==> flow/design.v <==
 module ADDER_TREE#(parameter DATA_IN_WIDTH = 8,DATA_OUT_WIDTH = 16)
							(clk,rst_n,ena,data_in1,data_in2,data_out,done,	pipe
							);
 input clk,rst_n,ena;
 input [DATA_IN_WIDTH - 1:0] data_in1,data_in2;
 output [DATA_OUT_WIDTH:0] data_out;
 output done;
 reg signed done;
 reg signed [DATA_OUT_WIDTH:0] data_out;
output [6:0] pipe;
reg signed [6:0] pipe;
wire data_in2_b0,data_in2_b1,data_in2_b2,data_in2_b3,data_in2_b4,data_in2_b5,data_in2_b6,data_in2_b7;
wire [DATA_IN_WIDTH - 1:0] M_wire0,M_wire1,M_wire2,M_wire3,M_wire4,M_wire5,M_wire6,M_wire7;
reg signed  [DATA_IN_WIDTH - 1:0] M_reg0,M_reg1,M_reg2,M_reg3,M_reg4,M_reg5,M_reg6,M_reg7;
reg signed  [DATA_IN_WIDTH:0] M_reg_ls1_0,M_reg_ls1_1,M_reg_ls1_2,M_reg_ls1_3,M_reg_ls1_4,M_reg_ls1_5,M_reg_ls1_6,M_reg_ls1_7;
reg signed  [DATA_IN_WIDTH + 1:0] Adder_reg1_0,Adder_reg1_1,Adder_reg1_2,Adder_reg1_3;
reg signed  [DATA_IN_WIDTH + 3:0] Adder_reg1_ls2_0,Adder_reg1_ls2_1,Adder_reg1_ls2_2,Adder_reg1_ls2_3,Adder_reg2_0,Adder_reg2_1;
reg signed  [DATA_IN_WIDTH + DATA_IN_WIDTH - 1:0] Adder_reg2_ls4_0,Adder_reg2_ls4_1;
reg signed  [DATA_IN_WIDTH + DATA_IN_WIDTH - 1:0] Adder_reg3_1;
assign data_in2_b0 = data_in2[0];
assign data_in2_b1 = data_in2[1];
assign data_in2_b2 = data_in2[2];
assign data_in2_b3 = data_in2[3];
assign data_in2_b4 = data_in2[4];
assign data_in2_b5 = data_in2[5];
assign data_in2_b6 = data_in2[6];
assign data_in2_b7 = data_in2[7];
assign M_wire0 = data_in2_b0 ? data_in1 : 0;
assign M_wire1 = data_in2_b1 ? data_in1 : 0;
assign M_wire2 = data_in2_b2 ? data_in1 : 0;
assign M_wire3 = data_in2_b3 ? data_in1 : 0;
assign M_wire4 = data_in2_b4 ? data_in1 : 0;
assign M_wire5 = data_in2_b5 ? data_in1 : 0;
assign M_wire6 = data_in2_b6 ? data_in1 : 0;
assign M_wire7 = data_in2_b7 ? data_in1 : 0;
always @(posedge clk or negedge rst_n)
  begin
    if(!rst_n)
	   begin
		   M_reg0 <= 0;
			M_reg1 <= 0;
			M_reg2 <= 0;
			M_reg3 <= 0;
			M_reg4 <= 0;
			M_reg5 <= 0;
			M_reg6 <= 0;
			M_reg7 <= 0;
			pipe[0] <= 0;
		end
	 else
	   begin
		  if(ena)
		    begin
			   M_reg0 <= M_wire0;
				M_reg1 <= M_wire1;
				M_reg2 <= M_wire2;
				M_reg3 <= M_wire3;
				M_reg4 <= M_wire4;
				M_reg5 <= M_wire5;
				M_reg6 <= M_wire6;
				M_reg7 <= M_wire7;
				pipe[0] <= 1;
			 end
		end
  end
always @(posedge clk or negedge rst_n)
  begin
    if(!rst_n)
	   begin
		   M_reg_ls1_0 <= 0;
			M_reg_ls1_1 <= 0;
			M_reg_ls1_2 <= 0;
			M_reg_ls1_3 <= 0;
			M_reg_ls1_4 <= 0;
			M_reg_ls1_5 <= 0;
			M_reg_ls1_6 <= 0;
			M_reg_ls1_7 <= 0;
			pipe[1] <= 0;
		end
	 else
	   begin
		  if(pipe[0])
		    begin
			   M_reg_ls1_0 <= M_reg0;
				M_reg_ls1_1 <= {M_reg1[7:0],1'b0};
				M_reg_ls1_2 <= M_reg2;
				M_reg_ls1_3 <= {M_reg3[7:0],1'b0};
				M_reg_ls1_4 <= M_reg4;
				M_reg_ls1_5 <= {M_reg5[7:0],1'b0};
				M_reg_ls1_6 <= M_reg6;
				M_reg_ls1_7 <= {M_reg7[7:0],1'b0};
				pipe[1] <= 1;
			 end
		end
  end
always @(posedge clk or negedge rst_n)
  begin
    if(!rst_n)
	   begin
		   Adder_reg1_0 <= 0;
			Adder_reg1_1 <= 0;
			Adder_reg1_2 <= 0;
			Adder_reg1_3 <= 0;
			pipe[2] <= 0;
		end
	 else
	   begin
		  if(pipe[1])
		    begin
			   Adder_reg1_0 <= M_reg_ls1_0 + M_reg_ls1_1;
				Adder_reg1_1 <= M_reg_ls1_2 + M_reg_ls1_3;
				Adder_reg1_2 <= M_reg_ls1_4 + M_reg_ls1_5;
				Adder_reg1_3 <= M_reg_ls1_6 + M_reg_ls1_7;
				pipe[2] <= 1;
			 end
		end
  end
always @(posedge clk or negedge rst_n)
  begin
    if(!rst_n)
	   begin
		   Adder_reg1_ls2_0 <= 0;
			Adder_reg1_ls2_1 <= 0;
			Adder_reg1_ls2_2 <= 0;
			Adder_reg1_ls2_3 <= 0;
			pipe[3] <= 0;
		end
	 else
	   begin
		  if(pipe[2])
		    begin
			   Adder_reg1_ls2_0 <= Adder_reg1_0;
				Adder_reg1_ls2_1 <= {Adder_reg1_1[9:0],2'b0};
				Adder_reg1_ls2_2 <= Adder_reg1_2;
				Adder_reg1_ls2_3 <= {Adder_reg1_3[9:0],2'b0};
				pipe[3] <= 1;
			 end
		end
  end
 always @(posedge clk or negedge rst_n)
  begin
    if(!rst_n)
	   begin
		   Adder_reg2_0 <= 0;
			Adder_reg2_1 <= 0;
			pipe[4] <= 0;
		end
	 else
	   begin
		  if(pipe[3])
		    begin
			   Adder_reg2_0 <= Adder_reg1_ls2_0 + Adder_reg1_ls2_1;
				Adder_reg2_1 <= Adder_reg1_ls2_2 + Adder_reg1_ls2_3;
				pipe[4] <= 1;
			 end
		end
  end
  always @(posedge clk or negedge rst_n)
  begin
    if(!rst_n)
	   begin
		   Adder_reg2_ls4_0 <= 0;
		   Adder_reg2_ls4_1 <= 0;
			pipe[5] <= 0;
		end
	 else
	   begin
		  if(pipe[4])
		    begin
				Adder_reg2_ls4_0 <= Adder_reg2_0;
				Adder_reg2_ls4_1 <= {Adder_reg2_1[11:0],4'b0};
				pipe[5] <= 1;
			 end
		end
  end
 always @(posedge clk or negedge rst_n)
  begin
    if(!rst_n)
	   begin
		   Adder_reg3_1 <= 0;
			pipe[6] <= 0;
		end
	 else
	   begin
		  if(pipe[5])
		    begin
			   Adder_reg3_1 <= Adder_reg2_ls4_0 + Adder_reg2_ls4_1;
				pipe[6] <= 1;
			 end
		end
  end
always @(posedge clk or negedge rst_n)
  begin
    if(!rst_n)
	   begin
		  data_out <= 0;
		  done <= 0; 
		end
	 else
	   begin
		  if(pipe[6])
		    begin
			  data_out <= Adder_reg3_1;
			  done <= 1'b1;
			 end
		end
  end
 endmodule 
==> flow/run.sh <==
#!/bin/bash
# the make line also repeats each setting of config.mk as NAME=value (left out here)
make -C /OpenROAD-flow-scripts/flow DESIGN_CONFIG=/design/flow/config.mk WORK_HOME=/design/flow/orfs CLKGATE_MAP_FILE= finish
==> flow/config.mk <==
export PLATFORM = sky130hd
export DESIGN_NAME = ADDER_TREE
export DESIGN_NICKNAME = ADDER_TREE
export VERILOG_FILES = /design/flow/design.v
export SDC_FILE = /design/flow/constraint.sdc
export NUM_CORES = 4
export LEC_CHECK = 0
export CAP_MARGIN = 25
export CORE_MARGIN = 5
export CORE_UTILIZATION = 57
export CTS_CLUSTER_DIAMETER = 38
export CTS_CLUSTER_SIZE = 47
export GPL_TIMING_DRIVEN = 1
export MIN_ROUTING_LAYER = met1
export PLACE_DENSITY_LB_ADDON = 0.17
export SETUP_SLACK_MARGIN = 0.85
export SLEW_MARGIN = 20
==> flow/constraint.sdc <==
create_clock -name core_clock -period 3.89 [get_ports {clk}]
set_input_delay 0.7780 -clock core_clock [delete_from_list [all_inputs] [get_ports {clk}]]
set_output_delay 0.7780 -clock core_clock [all_outputs]
set_load 0.01 [all_outputs]
==> reports/results.txt, run 1 <==
final wirelength - 24130 um
RSZ-0062 raised after global routing - no
global-route wire length before repair - 42350 um
Clock transition at path regs - 0.06 ns
Core Util, Final - 0.6705
number of CTS-inserted buffers - 41
worst hold slack - 0.3188 ns
pin count of the biggest net entering global routing - 130
top comb family, area - multiplexers
worst slew pin tran - 0.8771 ns
Log Warnings - 30
RR Startpoint - M_reg_ls1_2[1]
r2r worst-path depth - 7
crit path to - pipe[6]
reg2reg setup slack - 1.66 ns
P_seq - 4090 uW
die area - 0.02690 mm^2
syn nets - 1211
deepest clock path buffer count - 3
FA/HA/MAJ Cells, Area Fraction - 0.06681
hold crit path type - in2async
post-CTS setup buffers - 0
GRT overflow - 0
Die Span X - 164.0 um
Post-Syn Area - 0.01352 mm^2
Final ANT Viol Nets - 0
Arr. time, crit path - 1.98 ns
crit path cell chain - clkdlybuf4s50_1
fin crit share - 0.7093
final-report setup violation count - 0
Tmin final - 2.759 ns
sw frac - 0.2795
clk pwr - 3870 uW
IO Port Bufs - 43
io pins - 44
CP Capture Type - output pin
Root Driver - clkbuf_16
Avg Inst Size Synth - 12.03 um^2
max_slew headroom - 0.4153
Reg power frac - 0.397
Basic Gates by Area - 0.06848
CP Class - reg2out
XORs/XNORs by Area - 0.02073
Max stage delay cell, worst path - dfrtp_1
Place WS - 1.390 ns
largest area contributor in the netlist - dfrtp_1
top cells by area - dfrtp_1 (55%), mux2_2 (16%), ha_1 (5.6%)
setup ws final - 1.131 ns
Critical Path Max Stage Delay - 0.80 ns
Setup TNS - 0 ns
drt via density - 5.462
Layout area overhead - 16.06%
initial antenna violation count - 0
yosys cell count - 1124
clock sinks - 296
Avg WL per Cell - 15.95 um
Yosys Warn Count - 1
Final #Nets - 1248
DR DRC count - 0
Seq cells post-synth - 296
Sw Pwr - 2883 uW
commonest cells in the netlist - dfrtp_1 (296), mux2_2 (187), o21ai_0 (99)
Seq/Total Area, Yosys - 0.5478
Final Wtd Congestion - 0.7613
clock share of power - 0.375
CP top delay family - flip-flops
clock latency (worst-skew pair) - 0.52 ns
Total Routing Usage GR - 0.1926
CTS H-tree depth - 2
Critical Path RT - 3.11 ns
Compound-Gate Fraction of Synth Area - 0.09939
Fmax - 362.4 MHz
Yosys Chip Area - 0.01352 mm^2
placed wire-length estimate - 16060 um
Startpoint Class - register
Leak Pwr - 0.007232 uW
Yosys cell types - 50
Int Pwr - 7432 uW
Critical Path Stages - 1
Post-synth EDFFs - 0
Worst Path Max Fanout - 19
TritonCTS clock tree - yes
routed vias - 8264
mux share of post-synthesis cell area - 0.1569
Yosys top cell area share - 0.5478
Logic pwr share - 0.228
DIE HEIGHT - 164.0 um
final hold violations - 0
final-report max-slew violation count - 0
Yosys top cell by instances - dfrtp_1
Max Cap Viol - 0
num rows - 56
post-synthesis cell count - 1124
Fillers - 1806
clock skew - 0.01359 ns
peak supply drop - 353.1 uV
status - no timing/DRC/antenna violations
crit path from - pipe[6]
Main synth FF type - dfrtp_1
number of global-route vias before repair - 8365
Pwr top - registers
Comb. pwr - 2350 uW
Async SR Flop Fraction - 1.000
Core ar. - 0.02340 mm^2
DRT iter0 DRCs - 440
FP Util - 0.5777
PwrDens - 657.4 mW/mm^2
Reg2Reg Capture Point - Adder_reg1_1[7]
Diodes inserted - 0
Pre-Repair DR Iteration Count - 6
WP buf/inv - 1
through the flow:
step | total power [uW] | instance area, um^2 | std cells
finish | 10320 | 15690 | 1513
global route | 10960 | 15690 | 1513
CTS | 10450 | 15690 | 1513
detailed placement | 6502 | 14220 | 1437
global placement | 6412 | 14220 | 1437
floorplan | 5817 | 13520 | 1124
metal layers:
layer	share of wire	track usage	up-vias
met2	0.46	0.3046	135
li1	-	-	4046
met5	0	0	-
met1	0.48	0.2797	4042
met4	0.022	0.05337	0
met3	0.040	0.03061	41
final cells by class:
| class | count | area (um^2) | share of cell area |
|---|---|---|---|
| Sequential cell | 296 | 7411 | 0.4723 |
| Multi-Input combinational cell | 690 | 5574 | 0.3552 |
| Clock buffer | 48 | 1102 | 0.07025 |
| Timing Repair Buffer | 54 | 544.3 | 0.03469 |
| Tap cell | 319 | 399.1 | 0.02544 |
| Clock inverter | 28 | 367.9 | 0.02344 |
| Inverter | 78 | 292.8 | 0.01866 |
repair_timing:
item                       CTS  global route
setup endpoints to repair    1             0
hold buffers                 0             0
resized                      1             0
==> run 2, diff against run 1 <==
- CAP_MARGIN: 25 -> 20
- CELL_PAD_IN_SITES_DETAIL_PLACEMENT: unset -> 2
- CORE_MARGIN: 5 -> 8
- CORE_UTILIZATION: 57 -> 47
- CTS_CLUSTER_DIAMETER: 38 -> unset
- CTS_CLUSTER_SIZE: 47 -> 30
- GPL_ROUTABILITY_DRIVEN: unset -> 1
- GPL_TIMING_DRIVEN: 1 -> unset
- HOLD_SLACK_MARGIN: unset -> 0.04
- MIN_ROUTING_LAYER: met1 -> unset
- PLACE_DENSITY: unset -> 0.7
- PLACE_DENSITY_LB_ADDON: 0.17 -> unset
- SETUP_SLACK_MARGIN: 0.85 -> unset
- SLEW_MARGIN: 20 -> 5
- clock period: 3.89 -> 2.18 ns (I/O delays scaled with it)
==> run 2 against run 1 <==
Now fails the layout checks on setup timing. Clock skew rose by 0.014 ns. Final area rose by 3.3%. Register-to-register slack got worse by 2.0 ns. Critical path depth rose by 5. First-iteration DRC count rose by 120%. Worst setup slack got worse by 1.4 ns. Largest power group unchanged. Largest cell class unchanged. Critical endpoint is now Adder_reg1_1[8]. Highest routed layer is now met5.
==> reports/results.txt, run 2 <==
status - finished with violations
Violated Checks - setup timing
RSZ-0062 raised after global routing - yes
Total Routing Usage GR - 0.3318
Comb. pwr - 6130 uW
deepest clock path buffer count - 3
CP Capture Type - register
Avg WL per Cell - 38.68 um
Clock transition at path regs - 0.08 ns
Leak Pwr - 0.007344 uW
reg2reg setup slack - -0.31 ns
XORs/XNORs by Area - 0.02073
RR Startpoint - M_reg_ls1_2[2]
Layout area overhead - 19.88%
Int Pwr - 12590 uW
die area - 0.03445 mm^2
Die Span X - 185.6 um
Pre-Repair DR Iteration Count - 5
Final Wtd Congestion - 0.7700
Async SR Flop Fraction - 1.000
Max Cap Viol - 0
Pwr top - registers
Critical Path Max Stage Delay - 0.46 ns
post-synthesis cell count - 1124
Final #Nets - 1288
Yosys cell types - 50
non-filler cells, final - 1609
num rows - 62
global-route wire length before repair - 83480 um
Critical Path Stages - 6
FA/HA/MAJ Cells, Area Fraction - 0.06681
Comb area - 0.005974 mm^2
yosys cell count - 1124
top comb family, area - multiplexers
Fmax - 402.1 MHz
Logic pwr share - 0.307
largest area contributor in the netlist - dfrtp_1
Yosys Warn Count - 1
Storage cell area - 0.007413 mm^2
Reg power frac - 0.388
hold crit path type - in2async
Total Power - 19990 uW
top cells by area - dfrtp_1 (55%), mux2_2 (16%), ha_1 (5.6%)
worst slew pin tran - 0.8131 ns
final hold violations - 0
max_slew headroom - 0.4573
r2r worst-path depth - 6
CTS H-tree depth - 2
clock sinks - 296
commonest cells in the netlist - dfrtp_1 (296), mux2_2 (187), o21ai_0 (99)
crit path cell chain - ha_1 -> a211oi_4 -> o31ai_4 -> nor3_2 -> o21ai_0 -> a31oi_1
Startpoint Class - register
setup ws final - -0.3072 ns
P_seq - 7750 uW
sw frac - 0.3700
crit path from - M_reg_ls1_2[2]
Yosys top cell by instances - dfrtp_1
Post-synth EDFFs - 0
crit path to - Adder_reg1_1[8]
fin crit share - 1.141
placed wire-length estimate - 29280 um
clock skew - 0.02804 ns
PwrDens - 1234 mW/mm^2
routed vias - 10.57k
Compound-Gate Fraction of Synth Area - 0.09939
DR DRC count - 0
Final ANT Viol Nets - 0
initial antenna violation count - 1
Diodes inserted - 0
Yosys Chip Area - 0.01352 mm^2
Post-Syn Area - 0.01352 mm^2
Avg Inst Size Synth - 12.03 um^2
TritonCTS clock tree - yes
GRT overflow - 0
io pins - 44
clk pwr - 6110 uW
Core Util, Final - 0.5678
WP buf/inv - 0
number of global-route vias before repair - 11.83k
DIE HEIGHT - 185.6 um
placed instance count - 1514
FP Util - 0.4736
Basic Gates by Area - 0.06848
pin count of the biggest net entering global routing - 67
mux share of post-synthesis cell area - 0.1569
Arr. time, crit path - 2.90 ns
Sw Pwr - 7398 uW
final-report max-slew violation count - 0
Seq/Total Area, Yosys - 0.5478
Root Driver - clkbuf_16
syn nets - 1211
Fillers - 2648
Core ar. - 0.02855 mm^2
clock latency (worst-skew pair) - 0.55 ns
final-report setup violation count - 21
Worst Path Max Fanout - 3
peak supply drop - 850.1 uV
Critical Path RT - 2.59 ns
final wirelength - 62230 um
Tmin final - 2.487 ns
Yosys top cell area share - 0.5478
CP Class - reg2reg
Main synth FF type - dfrtp_1
number of CTS-inserted buffers - 34
DRT iter0 DRCs - 962
Max stage delay cell, worst path - dfrtp_1
drt via density - 6.569
Reg2Reg Capture Point - Adder_reg1_1[8]
clock share of power - 0.305
IO Port Bufs - 43
Log Warnings - 28
CP top delay family - AND-OR/OR-AND gates
Seq cells post-synth - 296
==> run 2: through the flow <==
| stage | worst slack [ns] | hold WS [ns] | setup TNS, ns | area, um^2 |
|---|---|---|---|---|
| floorplan | 0.1127 | 0.1404 | 0 | 13520 |
| global placement | 0.06690 | 0.4000 | 0 | 14450 |
| detailed placement | -0.2353 | 0.4024 | -0.9372 | 14450 |
| CTS | -0.06785 | 0.4793 | -0.2706 | 15880 |
| global route | -0.2273 | 0.4854 | -1.586 | 16210 |
| finish | -0.3072 | 0.4286 | -1.548 | 16210 |
==> run 2: what timing repair did <==
action                                  CTS  global route
pin swaps                                21            30
endpoints found under the setup margin   21            26
gates cloned                              0             0
buffers inserted                         17            18
resized                                  51            43
endpoints found under the hold margin    48             0
hold buffers                              1             0
==> run 2: area by class of cell <==
type                    count  share of cell area
clock buffers              51             0.06083
clock inverters             9            0.006099
inverters                  78             0.01822
multi-input cells         690              0.3686
flip-flops and latches    296              0.4574
well taps                 384             0.02964
repair buffers            101             0.05921
==> run 2: layer usage <==
metal / vias up / routed length, um / GRT usage
met5: - / 13 / 0
met4: 2 / 5465 / 0.2102
met3: 328 / 3893 / 0.06266
met2: 712 / 31020 / 0.5926
met1: 5444 / 21840 / 0.3582
li1: 4083 / - / -
==> run 3, diff against run 2 <==
- CELL_PAD_IN_SITES_DETAIL_PLACEMENT: 2 -> unset
- CORE_MARGIN: 8 -> 2
- CORE_UTILIZATION: 47 -> 20
- CTS_CLUSTER_SIZE: 30 -> unset
- GPL_ROUTABILITY_DRIVEN: 1 -> unset
- HOLD_SLACK_MARGIN: 0.04 -> unset
- PLACE_DENSITY: 0.7 -> unset
- SLEW_MARGIN: 5 -> 20
- clock period: 2.18 -> 6.14 ns (I/O delays scaled with it)
==> run 3 against run 2 <==
Now clean on timing, DRC and antenna. Non-clock buffer count shrank 53. Critical path depth decreased by 5. Via count decreased by 23%. Flip-flop count unchanged. Clock skew up 0.019 ns. Critical path type is now reg2out. Largest cell class unchanged. Highest routed layer unchanged.
==> reports/results.txt, run 3 <==
status - no timing/DRC/antenna violations
max_slew headroom - 0.2920
Max Cap Viol - 0
placed wire-length estimate - 18080 um
number of CTS-inserted buffers - 30
Yosys Warn Count - 1
Final #Nets - 1231
Post-Syn Area - 0.01352 mm^2
Reg power frac - 0.439
Hold Path Cell Cnt - 1
number of global-route vias before repair - 8279
CP Class - reg2out
Die Span X - 264.0 um
GRT overflow - 0
Clock transition at path regs - 0.06 ns
top comb family, area - multiplexers
global-route wire length before repair - 44800 um
Basic Gates by Area - 0.06848
Post-CTS Hold Fix Bufs - 0
Setup TNS - 0 ns
Startpoint Class - register
RSZ-0062 raised after global routing - no
Comb. pwr - 1510 uW
deepest clock path buffer count - 3
top cells by area - dfrtp_1 (55%), mux2_2 (16%), ha_1 (5.6%)
Place WS - 3.068 ns
final hold violations - 0
RR Startpoint - M_reg_ls1_4[1]
post-CTS setup buffers - 0
Compound-Gate Fraction of Synth Area - 0.09939
Leak Pwr - 0.006984 uW
final-report max-slew violation count - 0
final-report setup violation count - 0
Avg WL per Cell - 12.92 um
clock latency (worst-skew pair) - 0.58 ns
drt via density - 4.016
WP buf/inv - 1
IO Port Bufs - 43
pin count of the biggest net entering global routing - 139
Yosys top cell by instances - dfrtp_1
Seq/Total Area, Yosys - 0.5478
Post-synth EDFFs - 0
Tmin final - 3.608 ns
commonest cells in the netlist - dfrtp_1 (296), mux2_2 (187), o21ai_0 (99)
Fmax - 277.1 MHz
Max stage delay cell, worst path - dfrtp_2
final instance area - 0.01587 mm^2
Sw Pwr - 1708 uW
Root Driver - clkbuf_16
DR DRC count - 0
clock share of power - 0.306
Fillers - 7079
Total Routing Usage GR - 0.07616
P_seq - 2600 uW
Final ANT Viol Nets - 0
DIE HEIGHT - 264.0 um
CP Capture Type - output pin
CP top delay family - flip-flops
hold crit path type - reg2reg
Main synth FF type - dfrtp_1
FA/HA/MAJ Cells, Area Fraction - 0.06681
die area - 0.06970 mm^2
Layout area overhead - 17.37%
mux share of post-synthesis cell area - 0.1569
r2r worst-path depth - 7
PwrDens - 372.5 mW/mm^2
peak supply drop - 202.2 uV
clock sinks - 296
Critical Path Max Stage Delay - 1.04 ns
Total Power - 5912 uW
largest area contributor in the netlist - dfrtp_1
Post-Place Cell Area - 0.01485 mm^2
Avg Inst Size Synth - 12.03 um^2
FP Util - 0.2017
Arr. time, crit path - 2.38 ns
Pre-Repair DR Iteration Count - 5
Yosys top cell area share - 0.5478
initial antenna violation count - 4
Worst Path Max Fanout - 58
reg2reg setup slack - 3.81 ns
clock skew - 0.04733 ns
Async SR Flop Fraction - 1.000
final wirelength - 26320 um
Seq cells post-synth - 296
crit path to - pipe[1]
Post-CTS Resized - 0
XORs/XNORs by Area - 0.02073
syn nets - 1211
Reg2Reg Capture Point - Adder_reg1_2[7]
Yosys Chip Area - 0.01352 mm^2
Int Pwr - 4204 uW
hold_sp - done
io pins - 44
fin crit share - 0.5877
Yosys cell types - 50
crit path cell chain - clkdlybuf4s50_1
Core Util, Final - 0.2367
worst slew pin tran - 1.062 ns
DRT iter0 DRCs - 529
Critical Path RT - 4.91 ns
Pwr top - registers
Log Warnings - 32
sw frac - 0.2889
Hold Path End - done
Critical Path Stages - 1
num rows - 95
yosys cell count - 1124
Core ar. - 0.06704 mm^2
Diodes inserted - 0
TritonCTS clock tree - yes
Logic pwr share - 0.255
setup ws final - 2.532 ns
Final Wtd Congestion - 0.7235
clk pwr - 1810 uW
CTS H-tree depth - 1
crit path from - pipe[1]
post-synthesis cell count - 1124
routed vias - 8185
## run 3: routing by layer
metal	vias up	track usage	part of all wire
met3	46	0.01529	0.042
met2	108	0.1160	0.43
met1	4047	0.1106	0.50
met4	6	0.01720	0.022
met5	-	0	0.0013
li1	3978	-	-
## run 3: metrics by stage
stage          cells  hold slack [ns]
2_1_floorplan   1124           0.4429
3_3_place_gp    1984           0.4519
3_5_place_dp    1984           0.4486
4_1_cts         2037           0.4668
5_1_grt         2038           0.5035
6_report        2038           0.4612
## run 3: layout make-up
| cell class | count | area, um^2 | area share |
|---|---|---|---|
| clock buffers | 49 | 922.1 | 0.05811 |
| flip-flops and latches | 296 | 7411 | 0.4670 |
| repair buffers | 48 | 506.7 | 0.03193 |
| multi-input cells | 690 | 5574 | 0.3513 |
| inverters | 78 | 292.8 | 0.01845 |
| clock inverters | 4 | 70.07 | 0.004415 |
| well taps | 873 | 1092 | 0.06883 |
==> run 4, diff against run 3 <==
- CAP_MARGIN: 20 -> 25
- CORE_MARGIN: 2 -> 5
- CORE_UTILIZATION: 20 -> 39
- CTS_CLUSTER_DIAMETER: unset -> 38
- CTS_CLUSTER_SIZE: unset -> 47
- GPL_ROUTABILITY_DRIVEN: unset -> 0
- GPL_TIMING_DRIVEN: unset -> 1
- MIN_ROUTING_LAYER: unset -> met1
- PLACE_DENSITY_LB_ADDON: unset -> 0.17
- TNS_END_PERCENT: unset -> 5
- clock period: 6.14 -> 3.89 ns (I/O delays scaled with it)
==> run 4 against run 3 <==
Flip-flop count did not move. Core utilization is 24 points higher. Power increased by 91%. Synthesized cell count stayed put. Largest cell class unchanged. Area after synthesis did not move. Clock skew shrank 0.033 ns. Non-clock buffer count grew 6. Critical path depth stayed put. Worst setup slack worse by 1.4 ns. Sequential power is 58% higher.
==> reports/results.txt, run 4 <==
status - no timing/DRC/antenna violations
pin count of the biggest net entering global routing - 130
yosys cell count - 1124
number of CTS-inserted buffers - 54
final-report setup violation count - 0
Core ar. - 0.03437 mm^2
Avg Inst Size Synth - 12.03 um^2
DR DRC count - 0
Layout area overhead - 20.76%
Post-synth EDFFs - 0
peak supply drop - 542.6 uV
Log Warnings - 28
Post-CTS Hold Fix Bufs - 0
post-synthesis cell count - 1124
Fillers - 3092
Setup TNS - 0 ns
Storage cell area - 0.007411 mm^2
Die Span X - 196.2 um
Pre-Repair DR Iteration Count - 4
Critical Path Stages - 1
PwrDens - 690.3 mW/mm^2
CP Capture Type - output pin
Clock transition at path regs - 0.05 ns
Yosys cell types - 50
post-CTS setup buffers - 0
commonest cells in the netlist - dfrtp_1 (296), mux2_2 (187), o21ai_0 (99)
final hold violations - 0
clk pwr - 4830 uW
syn nets - 1211
IO Port Bufs - 43
FP Util - 0.3933
GRT overflow - 0
Pwr top - the clock network
Tmin final - 2.779 ns
Worst Path Max Fanout - 19
Yosys Warn Count - 1
drt via density - 4.934
Comb area - 0.005574 mm^2
clock latency (worst-skew pair) - 0.55 ns
FA/HA/MAJ Cells, Area Fraction - 0.06681
clock sinks - 296
Root Driver - clkbuf_16
XORs/XNORs by Area - 0.02073
initial antenna violation count - 0
r2r worst-path depth - 7
final-report max-slew violation count - 0
WP buf/inv - 1
Arr. time, crit path - 2.00 ns
io pins - 44
routed vias - 8259
die area - 0.03849 mm^2
sw frac - 0.2731
placed wire-length estimate - 16980 um
Main synth FF type - dfrtp_1
max_slew headroom - 0.3846
RSZ-0062 raised after global routing - no
final wirelength - 25850 um
Total Routing Usage GR - 0.1407
Final ANT Viol Nets - 0
Critical Path RT - 3.11 ns
Comb. pwr - 2340 uW
Leak Pwr - 0.007458 uW
crit path to - pipe[6]
deepest clock path buffer count - 3
CTS H-tree depth - 2
Yosys Chip Area - 0.01352 mm^2
reg2reg setup slack - 1.64 ns
hold crit path type - in2async
RR Startpoint - M_reg_ls1_4[1]
crit path cell chain - clkdlybuf4s50_1
Yosys top cell by instances - dfrtp_1
clock share of power - 0.429
Critical Path Max Stage Delay - 0.79 ns
Seq/Total Area, Yosys - 0.5478
top cells by area - dfrtp_1 (55%), mux2_2 (16%), ha_1 (5.6%)
crit path from - pipe[6]
mux share of post-synthesis cell area - 0.1569
Fmax - 359.8 MHz
Diodes inserted - 0
Startpoint Class - register
Yosys top cell area share - 0.5478
Max stage delay cell, worst path - dfrtp_1
Reg power frac - 0.363
CP Class - reg2out
fin crit share - 0.7144
num rows - 68
P_seq - 4100 uW
Max Cap Viol - 0
setup ws final - 1.111 ns
Sw Pwr - 3078 uW
global-route wire length before repair - 45130 um
top comb family, area - multiplexers
Basic Gates by Area - 0.06848
Avg WL per Cell - 15.44 um
Place WS - 1.356 ns
Async SR Flop Fraction - 1.000
clock skew - 0.01416 ns
DRT iter0 DRCs - 274
worst slew pin tran - 0.9231 ns
Final #Nets - 1261
Post-Syn Area - 0.01352 mm^2
largest area contributor in the netlist - dfrtp_1
Logic pwr share - 0.208
Int Pwr - 8192 uW
DIE HEIGHT - 196.2 um
CP top delay family - flip-flops
TritonCTS clock tree - yes
Reg2Reg Capture Point - Adder_reg1_2[7]
Compound-Gate Fraction of Synth Area - 0.09939
number of global-route vias before repair - 8604
Seq cells post-synth - 296
Post-CTS Resized - 0
[run 4: layout make-up]
type	count	area share
well taps	455	0.03487
flip-flops and latches	296	0.4539
multi-input cells	690	0.3414
inverters	78	0.01793
repair buffers	54	0.03380
clock buffers	64	0.08943
clock inverters	37	0.02866
[run 4: metrics by stage]
step                      instances  hold WS (ns)  instance area (um^2)  power [uW]    util
after CTS                      1673        0.2672                 16310       11460  0.4744
after global placement         1572        0.4621                 14380        6472  0.4184
after floorplan                1124        0.4429                 13520        5817       -
after detailed placement       1572        0.4621                 14380        6524  0.4184
after global routing           1674        0.3032                 16330       11960  0.4750
final                          1674        0.2345                 16330       11270  0.4750
[run 4: metal layers]
metal | vias to the layer above | GRT usage | wire length (um)
met5 | - | 0 | 0
met4 | 0 | 0.03750 | 503
met3 | 39 | 0.02885 | 1060
met2 | 129 | 0.2127 | 11100
met1 | 3986 | 0.2073 | 13180
li1 | 4105 | - | -
==> run 5, diff against run 4 <==
- ABC_AREA: unset -> 1
- CAP_MARGIN: 25 -> 20
- CORE_MARGIN: 5 -> 2
- CORE_UTILIZATION: 39 -> 72
- CTS_CLUSTER_DIAMETER: 38 -> 361
- CTS_CLUSTER_SIZE: 47 -> 14
- GPL_ROUTABILITY_DRIVEN: 0 -> unset
- GPL_TIMING_DRIVEN: 1 -> unset
- MIN_ROUTING_LAYER: met1 -> unset
- PLACE_DENSITY_LB_ADDON: 0.17 -> 0.07
- SETUP_SLACK_MARGIN: unset -> 0.49
- TNS_END_PERCENT: 5 -> 80
- clock period: 3.89 -> 1.69 ns (I/O delays scaled with it)
==> run 5 against run 4 <==
Synthesized cell count grew 45%. Die size shrank 48%. Area after synthesis grew 1.6%. The run now fails in global routing (5_1_grt).
==> reports/results.txt, run 5 <==
Err - [ERROR DPL-0038] Utilization greater than 100%, impossible to legalize
Yosys Warn Count - 1
deepest clock path buffer count - 3
status - aborted with a tool error
top cells by area - dfrtp_1 (54%), nand2_1 (18%), ha_1 (5.6%)
Post-Syn Area - 0.01374 mm^2
Seq/Total Area, Yosys - 0.5393
top comb family, area - simple AND/OR/NAND/NOR gates
Main synth FF type - dfrtp_1
yosys cell count - 1631
commonest cells in the netlist - nand2_1 (658), dfrtp_1 (296), inv_1 (176)
FP Util - 0.7343
Yosys top cell by instances - nand2_1
num rows - 50
syn nets - 1718
FA/HA/MAJ Cells, Area Fraction - 0.06577
Async SR Flop Fraction - 1.000
Yosys cell types - 27
DIE HEIGHT - 142.1 um
clock sinks - 296
Post-Place Cell Area - 0.01524 mm^2
mux share of post-synthesis cell area - 0
Yosys top cell area share - 0.5393
Final Wtd Congestion - 0.8793
largest area contributor in the netlist - dfrtp_1
Yosys Chip Area - 0.01374 mm^2
Root Driver - clkbuf_16
placed wire-length estimate - 21830 um
Basic Gates by Area - 0.2264
IO Port Bufs - 43
post-synthesis cell count - 1631
io pins - 44
die area - 0.02020 mm^2
Avg Inst Size Synth - 8.422 um^2
number of CTS-inserted buffers - 25
XORs/XNORs by Area - 0.009565
Compound-Gate Fraction of Synth Area - 0.09100
Halt Stage - global routing (5_1_grt)
Core ar. - 0.01871 mm^2
Post-synth EDFFs - 0
Seq cells post-synth - 296
CTS H-tree depth - 1
Die Span X - 142.1 um
[run 5: metrics by stage]
stage,worst slack [ns],cells,total power (uW)
after detailed placement,0.003919,1888,16320
after CTS,0.02928,1988,22670
after floorplan,0.1584,1631,14240
after global placement,0.09085,1888,15890
[run 5: repair_timing]
| action | 4_1_cts |
|---|---|
| hold endpoints to repair | 132 |
| hold buffers | 1 |
| buffers inserted | 67 |
| gates resized | 247 |
| setup endpoints to repair | 128 |
| pin swaps | 80 |
| cloned | 2 |
==> run 6, diff against run 5 <==
- ABC_AREA: 1 -> unset
- CAP_MARGIN: 20 -> 25
- CORE_UTILIZATION: 72 -> 71
- CTS_CLUSTER_DIAMETER: 361 -> 38
- CTS_CLUSTER_SIZE: 14 -> 47
- GPL_TIMING_DRIVEN: unset -> 1
- MIN_ROUTING_LAYER: unset -> met1
- SETUP_SLACK_MARGIN: 0.49 -> 0.85
- TNS_END_PERCENT: 80 -> unset
- clock period: 1.69 -> 3.0 ns (I/O delays scaled with it)
==> run 6 against run 5 <==
The run now finishes clean. Die size decreased by 0.18%. Area after synthesis decreased by 1.6%. Synthesized cell count decreased by 31%.
==> reports/results.txt, run 6 <==
Yosys Warn Count - 1
Reg power frac - 0.402
Max Cap Viol - 0
Yosys cell types - 50
final wirelength - 25800 um
die area - 0.02016 mm^2
max_slew headroom - 0.4020
crit path cell chain - ha_4 -> fa_2 -> a21oi_2 -> o21ai_2 -> o21ai_1 -> or3b_1 -> a31o_2
Final #Nets - 1251
Avg Inst Size Synth - 12.03 um^2
largest area contributor in the netlist - dfrtp_1
Pwr top - registers
Basic Gates by Area - 0.06848
Avg WL per Cell - 18.05 um
routed vias - 8580
worst hold slack - 0.06841 ns
Main synth FF type - dfrtp_1
FA/HA/MAJ Cells, Area Fraction - 0.06681
Arr. time, crit path - 2.51 ns
num rows - 50
fin crit share - 0.6979
final-report setup violation count - 0
Clock transition at path regs - 0.05 ns
Async SR Flop Fraction - 1.000
IO Port Bufs - 43
Final Wtd Congestion - 0.8132
Pre-Repair DR Iteration Count - 5
Fillers - 1050
number of global-route vias before repair - 8884
initial antenna violation count - 0
number of CTS-inserted buffers - 39
Critical Path Max Stage Delay - 0.42 ns
CP top delay family - AND-OR/OR-AND gates
Yosys top cell by instances - dfrtp_1
Root Driver - clkbuf_16
Sw Pwr - 3788 uW
DRT iter0 DRCs - 571
DR DRC count - 0
Yosys top cell area share - 0.5478
clock latency (worst-skew pair) - 0.53 ns
Post-synth EDFFs - 0
Comb. pwr - 3160 uW
r2r worst-path depth - 7
Core Util, Final - 0.8353
top cells by area - dfrtp_1 (55%), mux2_2 (16%), ha_1 (5.6%)
deepest clock path buffer count - 3
top comb family, area - multiplexers
CTS H-tree depth - 2
post-synthesis cell count - 1124
final hold violations - 0
PwrDens - 847.0 mW/mm^2
commonest cells in the netlist - dfrtp_1 (296), mux2_2 (187), o21ai_0 (99)
yosys cell count - 1124
Post-Syn Area - 0.01352 mm^2
mux share of post-synthesis cell area - 0.1569
Layout area overhead - 15.56%
reg2reg setup slack - 0.91 ns
clock skew - 0.01519 ns
CP Capture Type - register
Log Warnings - 27
syn nets - 1211
Yosys Chip Area - 0.01352 mm^2
WP buf/inv - 0
Compound-Gate Fraction of Synth Area - 0.09939
crit path from - M_reg_ls1_2[1]
clock sinks - 296
crit path to - Adder_reg1_1[7]
worst slew pin tran - 0.8970 ns
Startpoint Class - register
Max stage delay cell, worst path - dfrtp_1
Die Span X - 142.0 um
Reg2Reg Capture Point - Adder_reg1_1[7]
Total Routing Usage GR - 0.2725
Final ANT Viol Nets - 0
Post-Place Cell Area - 0.01415 mm^2
TritonCTS clock tree - yes
hold crit path type - in2async
Fmax - 477.6 MHz
io pins - 44
RR Startpoint - M_reg_ls1_2[1]
sw frac - 0.2863
CP Class - reg2reg
clk pwr - 4750 uW
status - no timing/DRC/antenna violations
Int Pwr - 9446 uW
Seq cells post-synth - 296
Core ar. - 0.01871 mm^2
Setup TNS - 0 ns
final-report max-slew violation count - 0
Seq/Total Area, Yosys - 0.5478
Diodes inserted - 0
Critical Path RT - 3.41 ns
pin count of the biggest net entering global routing - 81
placed wire-length estimate - 16320 um
GRT overflow - 0
Leak Pwr - 0.007211 uW
RSZ-0062 raised after global routing - yes
drt via density - 6.004
Tmin final - 2.094 ns
peak supply drop - 580.2 uV
clock share of power - 0.359
Critical Path Stages - 7
P_seq - 5320 uW
DIE HEIGHT - 142.0 um
Worst Path Max Fanout - 3
XORs/XNORs by Area - 0.02073
global-route wire length before repair - 44200 um
final instance area - 0.01562 mm^2
FP Util - 0.7228
Logic pwr share - 0.239
==> run 6: area by class of cell <==
| type | instances | area (um^2) | share of cell area |
|---|---|---|---|
| Tap cell | 234 | 292.8 | 0.01874 |
| Clock buffer | 48 | 1051 | 0.06727 |
| Multi-Input combinational cell | 690 | 5658 | 0.3621 |
| Clock inverter | 24 | 310.3 | 0.01986 |
| Timing Repair Buffer | 59 | 609.3 | 0.03900 |
| Sequential cell | 296 | 7410 | 0.4743 |
| Inverter | 78 | 292.8 | 0.01874 |
==> run 6: repair_timing <==
action	CTS	global route
endpoints found under the hold margin	0	0
pin swaps	2	9
setup buffers	1	2
hold buffers	0	0
setup endpoints to repair	5	11
resized	12	19
==> run 6: routing by layer <==
metal  wire length (um)  global-route usage
met3               1006             0.03769
met5                  0                   0
met4                521             0.08579
met1              11370              0.3734
met2              12900              0.4589
==> run 6: through the flow <==
step           total power, uW  setup slack, ns  instances
2_1_floorplan             7543           0.9327       1124
3_3_place_gp              8281           0.8551       1354
3_5_place_dp              8435           0.7846       1354
4_1_cts                  13300           0.8602       1427
5_1_grt                  13920           0.8465       1429
6_report                 13230           0.9064       1429
==> run 7, diff against run 6 <==
- CAP_MARGIN: 25 -> 20
- CORE_UTILIZATION: 71 -> 61
- CTS_CLUSTER_DIAMETER: 38 -> unset
- CTS_CLUSTER_SIZE: 47 -> unset
- GPL_TIMING_DRIVEN: 1 -> unset
- MIN_ROUTING_LAYER: met1 -> unset
- PLACE_DENSITY_LB_ADDON: 0.07 -> unset
- SETUP_SLACK_MARGIN: 0.85 -> 0.72
- clock period: 3.0 -> 2.79 ns (I/O delays scaled with it)
==> run 7 against run 6 <==
Still clean on timing, DRC and antenna. Largest cell class unchanged. Combinational power increased by 7.9%. Global-route usage shrank 5.2 points. Synthesized cell count is the same. Hold slack gained 0.40 ns. Highest routed layer unchanged. First-iteration DRC count fell by 30%.
==> reports/results.txt, run 7 <==
Compound-Gate Fraction of Synth Area - 0.09939
commonest cells in the netlist - dfrtp_1 (296), mux2_2 (187), o21ai_0 (99)
DR DRC count - 0
Layout area overhead - 14.30%
P_seq - 5690 uW
Max stage delay cell, worst path - dfrtp_1
non-filler cells, final - 1471
top comb family, area - multiplexers
placed instance count - 1404
Final ANT Viol Nets - 0
max_slew headroom - 0.4064
IO Port Bufs - 43
top cells by area - dfrtp_1 (55%), mux2_2 (16%), ha_1 (5.6%)
TritonCTS clock tree - yes
Reg power frac - 0.431
CP Capture Type - register
DIE HEIGHT - 152.9 um
initial antenna violation count - 0
Worst Path Max Fanout - 3
Seq/Total Area, Yosys - 0.5478
final-report max-slew violation count - 0
final-report setup violation count - 0
global-route wire length before repair - 42940 um
Root Driver - clkbuf_16
Final Wtd Congestion - 0.7928
post-synthesis cell count - 1124
Final #Nets - 1256
Basic Gates by Area - 0.06848
Avg WL per Cell - 16.82 um
fin crit share - 0.7304
yosys cell count - 1124
RSZ-0062 raised after global routing - yes
Die Span X - 152.9 um
Critical Path Max Stage Delay - 0.38 ns
Startpoint Class - register
routed vias - 8340
DRT iter0 DRCs - 399
Tmin final - 2.038 ns
Pre-Repair DR Iteration Count - 4
Leak Pwr - 0.007127 uW
WP buf/inv - 0
Fmax - 490.7 MHz
number of CTS-inserted buffers - 30
Post-synth EDFFs - 0
FP Util - 0.6195
placed wire-length estimate - 16740 um
Total Routing Usage GR - 0.2202
Yosys Warn Count - 1
Post-Syn Area - 0.01352 mm^2
CP Class - reg2reg
Yosys Chip Area - 0.01352 mm^2
Core ar. - 0.02182 mm^2
Yosys top cell area share - 0.5478
Critical Path Stages - 7
Reg2Reg Capture Point - Adder_reg1_1[7]
syn nets - 1211
Setup TNS - 0 ns
Yosys top cell by instances - dfrtp_1
final wirelength - 24750 um
hold_sp - done
sw frac - 0.2823
Post-Place Cell Area - 0.01424 mm^2
Log Warnings - 29
number of global-route vias before repair - 8444
hold crit path type - reg2reg
largest area contributor in the netlist - dfrtp_1
Clock transition at path regs - 0.06 ns
pin count of the biggest net entering global routing - 72
clock sinks - 296
status - no timing/DRC/antenna violations
Hold Path End - done
clock share of power - 0.310
CTS H-tree depth - 1
clk pwr - 4100 uW
Avg Inst Size Synth - 12.03 um^2
Critical Path RT - 3.23 ns
peak supply drop - 583.5 uV
worst slew pin tran - 0.8904 ns
num rows - 54
die area - 0.02337 mm^2
CP top delay family - AND-OR/OR-AND gates
Pwr top - registers
crit path cell chain - ha_2 -> fa_2 -> a21oi_2 -> o21ai_2 -> o21ai_1 -> or3b_1 -> a31o_2
Comb. pwr - 3410 uW
clock latency (worst-skew pair) - 0.55 ns
RR Startpoint - M_reg_ls1_3[1]
FA/HA/MAJ Cells, Area Fraction - 0.06681
GRT overflow - 0
mux share of post-synthesis cell area - 0.1569
Async SR Flop Fraction - 1.000
Arr. time, crit path - 2.47 ns
Diodes inserted - 0
Yosys cell types - 50
final instance area - 0.01545 mm^2
Logic pwr share - 0.258
r2r worst-path depth - 7
Main synth FF type - dfrtp_1
io pins - 44
Max Cap Viol - 0
deepest clock path buffer count - 3
crit path to - Adder_reg1_1[7]
drt via density - 5.670
Seq cells post-synth - 296
Int Pwr - 9471 uW
Sw Pwr - 3726 uW
Hold Path Cell Cnt - 1
XORs/XNORs by Area - 0.02073
final hold violations - 0
PwrDens - 853.9 mW/mm^2
reg2reg setup slack - 0.75 ns
crit path from - M_reg_ls1_3[1]
clock skew - 0.01023 ns
## run 7: cell type report
type | instances | area, um^2
clock buffer | 43 | 890.9
clock inverter | 11 | 130.1
fill | 1604 | 6370
inverter | 78 | 292.8
multi-input combinational | 690 | 5662
sequential | 296 | 7411
tap | 280 | 350.3
timing repair buffer | 73 | 716.9
## run 7: layer usage
metal,wire (um),up-vias,part of all wire,GRT usage
met1,11950,4114,0.48,0.3273
met4,457,0,0.018,0.04453
met3,846,39,0.034,0.02892
met5,0,-,0,0
met2,11490,144,0.46,0.3543
li1,-,4043,-,-
## run 7: stage by stage
stage / setup WS [ns] / utilization / total power, uW / hold WS [ns]
6_report: 0.7522 / 0.7081 / 13200 / 0.4640
5_1_grt: 0.6839 / 0.7081 / 14010 / 0.5068
4_1_cts: 0.7211 / 0.7039 / 13290 / 0.4685
3_5_place_dp: 0.5515 / 0.6524 / 9085 / 0.4524
3_3_place_gp: 0.6467 / 0.6524 / 8952 / 0.4526
2_1_floorplan: 0.7227 / - / 8111 / 0.2624
## run 7: repair_timing
action,4_1_cts,5_1_grt
endpoints found under the hold margin,20,0
resized,16,18
pin swaps,6,13
hold buffers,1,0
setup buffers,7,5
cloned,0,0
endpoints found under the setup margin,6,14
==> run 8, diff against run 7 <==
- CORE_UTILIZATION: 61 -> 40
- CTS_CLUSTER_SIZE: unset -> 38
- SETUP_SLACK_MARGIN: 0.72 -> unset
- clock period: 2.79 -> 3.05 ns (I/O delays scaled with it)
==> run 8 against run 7 <==
Final area up 0.34%. Count of clock-buffer cells in the layout up 5. Still clean. Critical path depth decreased by 6. Power shrank 7.9%. Synthesized cell count unchanged. Cell count increased by 11%. Routed wire length up 0.38%. Global-route usage decreased by 7.4 points.
==> reports/results.txt, run 8 <==
worst hold slack - 0.05923 ns
clock latency (worst-skew pair) - 0.52 ns
final-report setup violation count - 0
global-route wire length before repair - 42860 um
Diodes inserted - 0
PwrDens - 783.8 mW/mm^2
Critical Path Max Stage Delay - 0.77 ns
DIE HEIGHT - 187.9 um
Avg Inst Size Synth - 12.03 um^2
deepest clock path buffer count - 3
Post-synth EDFFs - 0
yosys cell count - 1124
num rows - 67
Yosys Warn Count - 1
P_seq - 5220 uW
clk pwr - 3950 uW
GR Util met3 - 0.02283
worst slew pin tran - 0.9108 ns
reg2reg setup slack - 0.81 ns
Worst Path Max Fanout - 20
Global Route met1 Usage - 0.2239
Leak Pwr - 0.007077 uW
Comb. pwr - 2990 uW
mux share of post-synthesis cell area - 0.1569
drt via density - 5.005
Yosys Chip Area - 0.01352 mm^2
non-filler cells, final - 1626
Log Warnings - 26
top comb family, area - multiplexers
clock skew - 0.02237 ns
Reg power frac - 0.429
FP Util - 0.4042
crit path from - pipe[5]
TritonCTS clock tree - yes
clock sinks - 296
met2 Track Usage GR - 0.2174
Seq/Total Area, Yosys - 0.5478
Async SR Flop Fraction - 1.000
Pre-Repair DR Iteration Count - 4
sw frac - 0.2849
RR Startpoint - M_reg_ls1_2[1]
Max stage delay cell, worst path - dfrtp_1
Yosys top cell by instances - dfrtp_1
placed instance count - 1570
largest area contributor in the netlist - dfrtp_1
Final #Nets - 1245
Post-Syn Area - 0.01352 mm^2
Fmax - 393.4 MHz
IO Port Bufs - 43
setup ws final - 0.5082 ns
CP top delay family - flip-flops
Fillers - 3065
Seq cells post-synth - 296
top cells by area - dfrtp_1 (55%), mux2_2 (16%), ha_1 (5.6%)
crit path to - pipe[5]
Post-CTS Resized - 0
fin crit share - 0.8334
Logic pwr share - 0.246
Total Routing Usage GR - 0.1466
Int Pwr - 8691 uW
post-CTS setup buffers - 0
Reg2Reg Capture Point - Adder_reg1_1[7]
Core ar. - 0.03345 mm^2
routed vias - 8138
Arr. time, crit path - 1.93 ns
XORs/XNORs by Area - 0.02073
Critical Path Stages - 1
Sw Pwr - 3463 uW
syn nets - 1211
DR DRC count - 0
Layout area overhead - 14.69%
number of global-route vias before repair - 8057
WP buf/inv - 1
final hold violations - 0
Startpoint Class - register
Yosys top cell area share - 0.5478
Final Wtd Congestion - 0.7747
Clock transition at path regs - 0.06 ns
RSZ-0062 raised after global routing - no
io pins - 44
Place WS - 0.8380 ns
commonest cells in the netlist - dfrtp_1 (296), mux2_2 (187), o21ai_0 (99)
placed wire-length estimate - 16800 um
Main synth FF type - dfrtp_1
pin count of the biggest net entering global routing - 83
Post-CTS Hold Fix Bufs - 0
Yosys cell types - 50
CTS H-tree depth - 2
Most Crowded Layer GR - met1
clock share of power - 0.325
post-synthesis cell count - 1124
peak supply drop - 439.7 uV
Basic Gates by Area - 0.06848
Final ANT Viol Nets - 0
Tmin final - 2.542 ns
Max Cap Viol - 0
final wirelength - 24840 um
initial antenna violation count - 0
CP Class - reg2out
Die Span X - 187.9 um
max_slew headroom - 0.3928
status - no timing/DRC/antenna violations
Setup TNS - 0 ns
r2r worst-path depth - 7
crit path cell chain - clkdlybuf4s50_1
hold crit path type - in2async
number of CTS-inserted buffers - 34
FA/HA/MAJ Cells, Area Fraction - 0.06681
Critical Path RT - 2.44 ns
CP Capture Type - output pin
die area - 0.03529 mm^2
Root Driver - clkbuf_16
Avg WL per Cell - 15.28 um
Pwr top - registers
Compound-Gate Fraction of Synth Area - 0.09939
final-report max-slew violation count - 0
GRT overflow - 0
DRT iter0 DRCs - 249
run 8: routing by layer:
metal / part of all wire / routed length [um]
met1: 0.53 / 13070
met2: 0.42 / 10450
met3: 0.034 / 848
met4: 0.019 / 470
met5: 0 / 0
run 8: area by class of cell:
| class | count | area, um^2 | area share |
|---|---|---|---|
| clock inverters | 8 | 90.09 | 0.005810 |
| repair buffers | 58 | 583.1 | 0.03760 |
| flip-flops and latches | 296 | 7411 | 0.4779 |
| well taps | 448 | 560.5 | 0.03615 |
| inverters | 78 | 292.8 | 0.01888 |
| clock buffers | 48 | 994.7 | 0.06415 |
| multi-input cells | 690 | 5574 | 0.3595 |
run 8: metrics by stage:
step,util,total power [uW],instance area (um^2)
6_report,0.4636,12150,15510
5_1_grt,0.4636,12920,15510
4_1_cts,0.4636,12320,15510
3_5_place_dp,0.4312,8304,14420
3_3_place_gp,0.4312,8227,14420
2_1_floorplan,-,7419,13520
==> run 9, diff against run 8 <==
- CAP_MARGIN: 20 -> 35
- CORE_UTILIZATION: 40 -> 69
- CTS_CLUSTER_DIAMETER: unset -> 371
- CTS_CLUSTER_SIZE: 38 -> 15
- SETUP_SLACK_MARGIN: unset -> -0.15
- clock period: 3.05 -> 2.06 ns (I/O delays scaled with it)
==> run 9 against run 8 <==
Now fails the layout checks on setup timing. Combinational power up 55%. Area after synthesis stayed put. Global-route usage increased by 10 points. Clock power hardly changed. Sequential power grew 48%. Flip-flop count unchanged. Largest power group unchanged. Largest cell class unchanged. Highest routed layer unchanged. Cell count down 12%. Critical path depth rose by 6. Register-to-register slack worse by 0.86 ns. Core utilization increased by 31 points.
==> reports/results.txt, run 9 <==
Max stage delay cell, worst path - dfrtp_1
Final #Nets - 1255
Seq/Total Area, Yosys - 0.5478
Clock transition at path regs - 0.07 ns
Compound-Gate Fraction of Synth Area - 0.09939
Post-Syn Area - 0.01352 mm^2
Fillers - 1265
Critical Path Max Stage Delay - 0.39 ns
Startpoint Class - register
WP buf/inv - 0
fin crit share - 1.025
clock sinks - 296
Final ANT Viol Nets - 0
CP top delay family - AND-OR/OR-AND gates
initial antenna violation count - 0
Max Cap Viol - 0
max_slew headroom - 0.5629
die area - 0.02073 mm^2
Critical Path RT - 2.46 ns
commonest cells in the netlist - dfrtp_1 (296), mux2_2 (187), o21ai_0 (99)
worst slew pin tran - 0.6549 ns
final-report setup violation count - 5
GRT overflow - 0
top comb family, area - multiplexers
r2r worst-path depth - 7
post-CTS setup buffers - 0
setup ws final - -0.05131 ns
Fmax - 473.6 MHz
Core ar. - 0.01933 mm^2
Reg2Reg Capture Point - Adder_reg1_2[7]
Sw Pwr - 4752 uW
clock latency (worst-skew pair) - 0.51 ns
Post-Place Cell Area - 0.01439 mm^2
largest area contributor in the netlist - dfrtp_1
top cells by area - dfrtp_1 (55%), mux2_2 (16%), ha_1 (5.6%)
peak supply drop - 664.9 uV
number of CTS-inserted buffers - 23
DRT iter0 DRCs - 389
Pre-Repair DR Iteration Count - 4
Avg Inst Size Synth - 12.03 um^2
Post-synth EDFFs - 0
PwrDens - 1085 mW/mm^2
Yosys top cell area share - 0.5478
TritonCTS clock tree - yes
Logic pwr share - 0.284
Layout area overhead - 11.34%
Root Driver - clkbuf_16
Die Span X - 144.0 um
non-filler cells, final - 1435
clk pwr - 3970 uW
Seq cells post-synth - 296
post-synthesis cell count - 1124
placed wire-length estimate - 16960 um
drt via density - 5.711
DR DRC count - 0
Arr. time, crit path - 2.51 ns
Pwr top - registers
final-report max-slew violation count - 0
RR Startpoint - M_reg_ls1_4[1]
CP Capture Type - register
Async SR Flop Fraction - 1.000
Avg WL per Cell - 16.67 um
Int Pwr - 11580 uW
routed vias - 8196
Worst Path Max Fanout - 2
Yosys Chip Area - 0.01352 mm^2
Final Wtd Congestion - 0.7939
Total Routing Usage GR - 0.2466
final wirelength - 23920 um
IO Port Bufs - 43
CP Class - reg2reg
DIE HEIGHT - 144.0 um
number of global-route vias before repair - 8384
Critical Path Stages - 7
crit path cell chain - ha_1 -> fa_2 -> a21oi_2 -> o21ai_0 -> o21ai_0 -> or3b_1 -> a31o_2
Main synth FF type - dfrtp_1
Yosys Warn Count - 1
XORs/XNORs by Area - 0.02073
Reg power frac - 0.473
Comb. pwr - 4640 uW
num rows - 51
Log Warnings - 28
Yosys top cell by instances - dfrtp_1
clock skew - 0.009017 ns
P_seq - 7720 uW
Core Util, Final - 0.7786
Diodes inserted - 0
pin count of the biggest net entering global routing - 69
CTS H-tree depth - 1
clock share of power - 0.243
hold crit path type - in2async
crit path from - M_reg_ls1_4[1]
io pins - 44
yosys cell count - 1124
Leak Pwr - 0.006959 uW
mux share of post-synthesis cell area - 0.1569
placed instance count - 1407
Total Power - 16340 uW
Basic Gates by Area - 0.06848
reg2reg setup slack - -0.05 ns
FA/HA/MAJ Cells, Area Fraction - 0.06681
Violated Checks - setup timing
sw frac - 0.2909
worst hold slack - 0.4187 ns
syn nets - 1211
crit path to - Adder_reg1_2[7]
most used cell, CP - o21ai_0
status - finished with violations
final instance area - 0.01505 mm^2
global-route wire length before repair - 41300 um
deepest clock path buffer count - 3
Yosys cell types - 50
final hold violations - 0
Tmin final - 2.111 ns
FP Util - 0.6993
-- run 9: layout make-up --
| cell class | count | area (um^2) | share of cell area |
|---|---|---|---|
| repair buffers | 79 | 790.8 | 0.05253 |
| inverters | 78 | 292.8 | 0.01945 |
| well taps | 265 | 331.6 | 0.02203 |
| clock buffers | 26 | 586.8 | 0.03898 |
| multi-input cells | 690 | 5610 | 0.3727 |
| flip-flops and latches | 296 | 7411 | 0.4923 |
| clock inverters | 1 | 30.03 | 0.001995 |
-- run 9: layer usage --
layer | part of all wire | wire length, um | track usage | vias to the layer above
met1 | 0.47 | 11180 | 0.3611 | 4016
met2 | 0.48 | 11500 | 0.4090 | 140
met5 | 0 | 0 | 0 | -
met3 | 0.039 | 942 | 0.02649 | 25
li1 | - | - | - | 4015
met4 | 0.012 | 295 | 0.04747 | 0
-- run 9: metrics by stage --
stage / setup slack, ns / TNS, ns
2_1_floorplan: -0.007348 / -0.01469
3_3_place_gp: -0.007396 / -0.01034
3_5_place_dp: -0.09269 / -0.2796
4_1_cts: -0.1274 / -0.4846
5_1_grt: -0.1402 / -1.185
6_report: -0.05131 / -0.1380
-- run 9: repair_timing --
item / in CTS / in global routing
setup endpoints to repair: 0 / 8
hold endpoints to repair: 45 / 0
resized: 0 / 10
hold buffers: 1 / 0
==> run 10, diff against run 9 <==
- CAP_MARGIN: 35 -> 20
- CORE_MARGIN: 2 -> 7
- CORE_UTILIZATION: 69 -> 40
- CTS_CLUSTER_DIAMETER: 371 -> 275
- CTS_CLUSTER_SIZE: 15 -> unset
- SETUP_SLACK_MARGIN: -0.15 -> -0.08
- clock period: 2.06 -> 4.0 ns (I/O delays scaled with it)
==> run 10 against run 9 <==
Now clean on timing, DRC and antenna. Core utilization fell by 32 points. Area after synthesis did not move. Count of clock-buffer cells in the layout rose by 21. Routed wire length rose by 5.1%. Sequential power fell by 49%. Global-route usage fell by 12 points. Sequential share of layout area fell by 1.1 points. Cell count rose by 13%. Hold slack got worse by 0.19 ns. Non-clock buffer count fell by 28. Critical path type is now reg2out. Highest routed layer unchanged.
==> reports/results.txt, run 10 <==
status - no timing/DRC/antenna violations
placed wire-length estimate - 16900 um
Seq cells post-synth - 296
clock sinks - 296
hold crit path type - in2async
crit path from - pipe[4]
max_slew headroom - 0.3069
worst slew pin tran - 1.040 ns
Tmin final - 3.086 ns
Yosys cell types - 50
Yosys Chip Area - 0.01352 mm^2
Layout area overhead - 13.89%
peak supply drop - 379.7 uV
global-route wire length before repair - 43160 um
Comb. pwr - 2280 uW
WP buf/inv - 1
Final Wtd Congestion - 0.7560
drt via density - 5.020
fin crit share - 0.7714
RSZ-0062 raised after global routing - no
DRT iter0 DRCs - 393
final-report setup violation count - 0
top cells by area - dfrtp_1 (55%), mux2_2 (16%), ha_1 (5.6%)
Final #Nets - 1235
Basic Gates by Area - 0.06848
crit path to - pipe[4]
Leak Pwr - 0.007019 uW
FA/HA/MAJ Cells, Area Fraction - 0.06681
Clock transition at path regs - 0.06 ns
Sw Pwr - 2589 uW
DIE HEIGHT - 197.9 um
number of CTS-inserted buffers - 31
Critical Path Max Stage Delay - 1.03 ns
Post-CTS Hold Fix Bufs - 0
Yosys top cell area share - 0.5478
Reg2Reg Capture Point - Adder_reg1_3[7]
Fillers - 3140
Setup TNS - 0 ns
syn nets - 1211
Pwr top - registers
Worst Path Max Fanout - 27
Pre-Repair DR Iteration Count - 4
crit path cell chain - clkdlybuf4s50_1
clock share of power - 0.317
final instance area - 0.01540 mm^2
final hold violations - 0
Final ANT Viol Nets - 0
reg2reg setup slack - 1.77 ns
post-CTS setup buffers - 0
GRT overflow - 0
RR Startpoint - M_reg_ls1_6[1]
DR DRC count - 0
Die Span X - 197.9 um
CTS H-tree depth - 1
Int Pwr - 6558 uW
TritonCTS clock tree - yes
commonest cells in the netlist - dfrtp_1 (296), mux2_2 (187), o21ai_0 (99)
Total Routing Usage GR - 0.1310
Async SR Flop Fraction - 1.000
FP Util - 0.4052
Post-synth EDFFs - 0
Avg Inst Size Synth - 12.03 um^2
Fmax - 324.1 MHz
Log Warnings - 28
Seq/Total Area, Yosys - 0.5478
Max Cap Viol - 0
deepest clock path buffer count - 3
Core ar. - 0.03336 mm^2
XORs/XNORs by Area - 0.02073
Max stage delay cell, worst path - dfrtp_1
io pins - 44
mux share of post-synthesis cell area - 0.1569
number of global-route vias before repair - 8264
Main synth FF type - dfrtp_1
die area - 0.03914 mm^2
CP Class - reg2out
Arr. time, crit path - 2.29 ns
Yosys top cell by instances - dfrtp_1
pin count of the biggest net entering global routing - 130
P_seq - 3970 uW
yosys cell count - 1124
Startpoint Class - register
num rows - 67
Yosys Warn Count - 1
Post-CTS Resized - 0
initial antenna violation count - 0
Avg WL per Cell - 15.53 um
clk pwr - 2900 uW
Logic pwr share - 0.249
PwrDens - 594.0 mW/mm^2
Compound-Gate Fraction of Synth Area - 0.09939
clock latency (worst-skew pair) - 0.57 ns
post-synthesis cell count - 1124
largest area contributor in the netlist - dfrtp_1
Comb area - 0.005574 mm^2
CP top delay family - flip-flops
final-report max-slew violation count - 0
Post-Syn Area - 0.01352 mm^2
clock skew - 0.01869 ns
Diodes inserted - 0
sw frac - 0.2830
Critical Path RT - 3.20 ns
Post-Place Cell Area - 0.01434 mm^2
r2r worst-path depth - 7
Storage cell area - 0.007411 mm^2
Root Driver - clkbuf_16
IO Port Bufs - 43
top comb family, area - multiplexers
routed vias - 8127
Critical Path Stages - 1
CP Capture Type - output pin
final wirelength - 25140 um
Reg power frac - 0.434
run 10: metal layers:
metal  global-route usage  up-vias  part of all wire
met2               0.1984      102              0.42
met1               0.1970     3991              0.52
li1                     -     3998                 -
met3              0.02124       36             0.039
met5                    0        -                 0
met4              0.02757        0             0.018
run 10: final cells by class:
cell class,count,area share
Timing Repair Buffer,51,0.03307
Clock buffer,47,0.06078
Inverter,78,0.01901
Multi-Input combinational cell,690,0.3620
Sequential cell,296,0.4813
Clock inverter,9,0.007475
Tap cell,448,0.03640
run 10: through the flow:
step | hold WS [ns] | total power [uW] | std cells | setup slack, ns | utilization
2_1_floorplan | 0.4429 | 5657 | 1124 | 1.933 | -
3_3_place_gp | 0.4586 | 6267 | 1563 | 1.467 | 0.4299
3_5_place_dp | 0.4605 | 6332 | 1563 | 1.451 | 0.4299
4_1_cts | 0.2469 | 9294 | 1619 | 0.8544 | 0.4614
5_1_grt | 0.2551 | 9739 | 1619 | 0.7562 | 0.4615
6_report | 0.2255 | 9147 | 1619 | 0.9142 | 0.4615
==> run 11, diff against run 10 <==
- CORE_MARGIN: 7 -> 2
- CORE_UTILIZATION: 40 -> 71
- CTS_CLUSTER_DIAMETER: 275 -> 102
- CTS_CLUSTER_SIZE: unset -> 24
- PLACE_DENSITY_LB_ADDON: unset -> 0.28
- SETUP_SLACK_MARGIN: -0.08 -> 0.31
- clock period: 4.0 -> 1.95 ns (I/O delays scaled with it)
==> run 11 against run 10 <==
The layout now fails its checks (setup timing). Routed wire length is 42% higher. Clock power is 25% higher. Die size shrank 48%. Clock skew rose by 0.013 ns. Hold slack better by 0.12 ns. Final area grew 5.6%. Critical path depth increased by 9. Via count rose by 19%. Global-route usage up 17 points. Sequential power increased by 110%. Flip-flop count unchanged. Register-to-register slack worse by 2.1 ns.
==> reports/results.txt, run 11 <==
sw frac - 0.3282
Max stage delay cell, worst path - dfrtp_1
mux share of post-synthesis cell area - 0.1569
Layout area overhead - 20.31%
Seq cells post-synth - 296
P_seq - 8380 uW
Reg2Reg Capture Point - Adder_reg1_1[8]
Basic Gates by Area - 0.06848
max_slew headroom - 0.5105
Diodes inserted - 0
top cells by area - dfrtp_1 (55%), mux2_2 (16%), ha_1 (5.6%)
Violated Checks - setup timing
Logic pwr share - 0.357
Root Driver - clkbuf_16
worst hold slack - 0.3450 ns
Total Routing Usage GR - 0.2973
DIE HEIGHT - 142.0 um
FP Util - 0.7228
Post-Place Cell Area - 0.01444 mm^2
pin count of the biggest net entering global routing - 69
commonest cells in the netlist - dfrtp_1 (296), mux2_2 (187), o21ai_0 (99)
RSZ-0062 raised after global routing - yes
reg2reg setup slack - -0.33 ns
Pre-Repair DR Iteration Count - 6
Final Wtd Congestion - 0.7851
Critical Path Max Stage Delay - 0.43 ns
Startpoint Class - register
Critical Path RT - 2.32 ns
Post-synth EDFFs - 0
syn nets - 1211
clock share of power - 0.194
Arr. time, crit path - 2.65 ns
Fillers - 780
crit path cell chain - ha_4 -> buf_4 -> buf_6 -> buf_6 -> buf_6 -> a211oi_4 -> o31ai_4 -> nor3_2 -> or3_1 -> a31oi_1
PwrDens - 1147 mW/mm^2
final hold violations - 0
drt via density - 6.702
Die Span X - 142.0 um
crit path to - Adder_reg1_1[8]
deepest clock path buffer count - 3
Critical Path Stages - 10
FA/HA/MAJ Cells, Area Fraction - 0.06681
Yosys Warn Count - 1
Async SR Flop Fraction - 1.000
Yosys top cell area share - 0.5478
Seq/Total Area, Yosys - 0.5478
Post-Syn Area - 0.01352 mm^2
RR Startpoint - M_reg_ls1_2[1]
status - finished with violations
fin crit share - 1.167
clock skew - 0.03210 ns
DRT iter0 DRCs - 1079
routed vias - 9711
Core ar. - 0.01871 mm^2
Fmax - 439.3 MHz
Int Pwr - 12530 uW
top comb family, area - multiplexers
number of global-route vias before repair - 9397
Main synth FF type - dfrtp_1
clk pwr - 3620 uW
Leak Pwr - 0.007347 uW
CP Class - reg2reg
Sw Pwr - 6121 uW
Avg WL per Cell - 24.63 um
Yosys cell types - 50
final-report setup violation count - 18
io pins - 44
Worst Path Max Fanout - 2
TritonCTS clock tree - yes
Yosys top cell by instances - dfrtp_1
die area - 0.02016 mm^2
final instance area - 0.01627 mm^2
CP top delay family - AND-OR/OR-AND gates
Max Cap Viol - 0
num rows - 50
CTS H-tree depth - 1
IO Port Bufs - 43
GRT overflow - 0
CP Capture Type - register
Tmin final - 2.277 ns
clock latency (worst-skew pair) - 0.52 ns
Log Warnings - 29
setup ws final - -0.3266 ns
number of CTS-inserted buffers - 16
initial antenna violation count - 0
XORs/XNORs by Area - 0.02073
post-synthesis cell count - 1124
Clock transition at path regs - 0.10 ns
Yosys Chip Area - 0.01352 mm^2
Pwr top - registers
DR DRC count - 0
crit path from - M_reg_ls1_2[1]
Final ANT Viol Nets - 0
hold crit path type - in2async
WP buf/inv - 4
most used cell, CP - buf_6
final-report max-slew violation count - 0
Comb. pwr - 6650 uW
largest area contributor in the netlist - dfrtp_1
placed wire-length estimate - 17240 um
yosys cell count - 1124
Compound-Gate Fraction of Synth Area - 0.09939
Reg power frac - 0.449
clock sinks - 296
r2r worst-path depth - 10
peak supply drop - 872.3 uV
Final #Nets - 1300
final wirelength - 35680 um
worst slew pin tran - 0.7334 ns
global-route wire length before repair - 47840 um
Avg Inst Size Synth - 12.03 um^2
run 11: cell type report:
class                           instances  area [um^2]  share of cell area
Clock buffer                           19        432.9             0.02661
Clock inverter                          1        16.27           0.0009999
Inverter                               78        292.8             0.01800
Multi-Input combinational cell        690         6559              0.4032
Sequential cell                       296         7422              0.4563
Tap cell                              234        292.8             0.01800
Timing Repair Buffer                  131         1251             0.07692
run 11: repair_timing:
action                                  in CTS  in global routing
hold buffers                                 1                  0
setup buffers                               34                 20
resized                                    131                 84
endpoints found under the hold margin       28                  0
endpoints found under the setup margin      66                 50
pin swaps                                   83                 63
run 11: per-stage QoR:
stage / power [uW] / TNS (ns) / worst slack [ns] / utilization / std cells
floorplan: 11690 / -0.0005865 / -0.0005865 / - / 1124
global placement: 12920 / -0.01850 / -0.01850 / 0.7722 / 1374
detailed placement: 13240 / -0.3860 / -0.1104 / 0.7722 / 1374
CTS: 17630 / -0.1080 / -0.06124 / 0.8403 / 1429
global route: 19460 / -3.035 / -0.3234 / 0.8696 / 1449
finish: 18650 / -2.172 / -0.3266 / 0.8696 / 1449
run 11: layer usage:
layer / vias up / track usage / routed length [um]
met4: 0 / 0.1021 / 1955
met3: 165 / 0.03634 / 2447
met5: - / 0 / 0
met1: 4886 / 0.3938 / 13260
li1: 4085 / - / -
met2: 575 / 0.5144 / 18020
Power is estimated from default activity; no workload was simulated.
